## CPU
module CPU(clk, reset, initPC,
			  imem_addr, imem_rdata,
			  dmem_addr, dmem_wdata, dmem_we, dmem_rdata,
			  halted);
	input clk, reset;
	input [31:0] initPC;
	output [31:0] imem_addr;
	input  [31:0] imem_rdata;
	output [31:0] dmem_addr;
	output [31:0] dmem_wdata;
	output dmem_we;
	input  [31:0] dmem_rdata;
	output halted;
	wire [5:0] decode;
	wire zero, RegWre,PCWre,ALUSrcB,ALUM2Reg,DataMemRw,ExtSel, InsMemRW, IRWre, WrRegData, SAExt;
	wire [1:0] PCSrc;
	wire [1:0] RegOut;
	wire [2:0] ALUOp;
	wire [2:0] state, next_state;
	wire [31:0] PCout;
	assign imem_addr = PCout;
	CU _CU(decode, clk, reset, zero, RegWre, PCWre, IRWre, ALUSrcB, ALUOp, ALUM2Reg, RegOut, DataMemRw,
     PCSrc, ExtSel, InsMemRW, WrRegData, SAExt, state, next_state, halted);
	DataPath _DataPath(decode, clk, reset, zero, RegWre, PCWre, IRWre, ALUSrcB, ALUOp, ALUM2Reg, RegOut, DataMemRw,
     PCSrc, ExtSel, InsMemRW, WrRegData, SAExt, initPC, PCout,
     imem_rdata, dmem_rdata, dmem_addr, dmem_wdata, dmem_we);
endmodule
Size in the first run: about 4,600 cells after synthesis, roughly 1,200 flip-flops, ~200 I/O pins, ~65,000 sq um of cells after synthesis.
Settings: LEC_CHECK=0, CAP_MARGIN=20, CORE_MARGIN=2, CORE_UTILIZATION=70, CTS_CLUSTER_SIZE=44, SLEW_MARGIN=20; clock period 6.25 ns.
run.sh (not shown) runs the stock make flow with config.mk's settings and CLKGATE_MAP_FILE=.
The first run never finished: it broke off in global routing (5_1_grt).
Next try:
Settings changed: CORE_UTILIZATION 70 to 40, CTS_CLUSTER_SIZE 44 to default.
Clock period 6.25 ns to 10.0 ns, I/O delays scaled along.
Now the flow passed the timing, DRC and antenna checks.
Die size rises by 74%.
Synthesized cell count is unchanged.
Synthesized area is unchanged.
Next try:
Settings changed: CORE_UTILIZATION 40 to 52.
Clock period 10.0 ns to 5.03 ns, I/O delays scaled along.
The new run finished but fails on negative setup slack; utilization went up by 20 points; worst setup slack degrades by 2400 ps; sequential share of layout area went down by 4.3 points; die area went down by 23%; via count went up by 7.2%.

---

Setup of job 4779:
Starting RTL as in the previous note.
// CPU
module CPU(clk, reset, initPC,
			  imem_addr, imem_rdata,
			  dmem_addr, dmem_wdata, dmem_we, dmem_rdata,
			  halted);
clock: 5.64 ns
lec_check: 0
abc_area: 0
cap_margin: 20
core_margin: 2
core_utilization: 72
cts_cluster_diameter: 147
cts_cluster_size: 99
place_density: 0.43
setup_slack_margin: -0.25
slew_margin: 20
tns_end_percent: 20
Status(job 4779) = ERROR, stage = 5_1_grt
### job 4779 -> job 1441
- an added MAX_ROUTING_LAYER of met4
- a deleted SETUP_SLACK_MARGIN that had been -0.25
- a change of CORE_UTILIZATION from 72 to 25
- a deleted PLACE_DENSITY that had been 0.43
- an added CORE_ASPECT_RATIO of 0.51
- an added HOLD_SLACK_MARGIN of -0.06
- a deleted CTS_CLUSTER_DIAMETER that had been 147
- a change of TNS_END_PERCENT from 20 to 75
- a change of ABC_AREA from 0 to 1
- a deleted CTS_CLUSTER_SIZE that had been 99
- a change of CAP_MARGIN from 20 to 15
- a change of the clock period (ns, I/O delays scaled along) from 5.64 to 15.2
### Flow results
Both conditions hold for job 1441: the flow ran to the end and the final layout passed the timing, DRC and antenna checks. Job 1441: fraction of the core area occupied by cells at floorplan is 48 points lower than what job 4779 reported. For the placement-stage cell area, job 1441 came in about 0.8% lower than job 4779 did. Job 1441 vs. job 4779: routability-driven placement congestion ratio saw a decrease; placement row count saw an increase; count of different cell masters after synthesis saw a decrease. Job 4779 → job 1441: setup slack at placement went up, count of instantiated cells in the yosys netlist went up.
Changes in job 2841 relative to job 1441:
- a deleted MAX_ROUTING_LAYER that had been met4
- a change of CAP_MARGIN from 15 to 20
- an added CELL_PAD_IN_SITES_GLOBAL_PLACEMENT of 0
- a change of CORE_ASPECT_RATIO from 0.51 to 0.69
- a deleted HOLD_SLACK_MARGIN that had been -0.06
- a deleted TNS_END_PERCENT that had been 75
- an added SETUP_SLACK_MARGIN of 1.47
- a deleted ABC_AREA that had been 1
- a change of CORE_UTILIZATION from 25 to 70
- an added CTS_CLUSTER_DIAMETER of 28
- a change of the clock period (ns, I/O delays scaled along) from 15.2 to 6.07
==> results <==
- Job 2841 did not finish: a tool error stopped it during 5_1_grt.
- Row chip area from the yosys synthesis statistics: job 2841 lower / job 1441 higher
- Diff job 1441 -> job 2841: cell area after synthesis lost about 2.5%, placement-stage cell area picked up an extra 1.1%, clock buffer count from CTS picked up an extra about 80%, worst slack after detailed placement lost 5.78 ns.
- The total number of placement rows of job 2841 falls short of that of job 1441 by about 30%.
- Job 2841: sequential cell area fraction in the yosys report 1.4 points above job 1441
- Diff job 1441 -> job 2841 | yosys cell count | down by more than a quarter
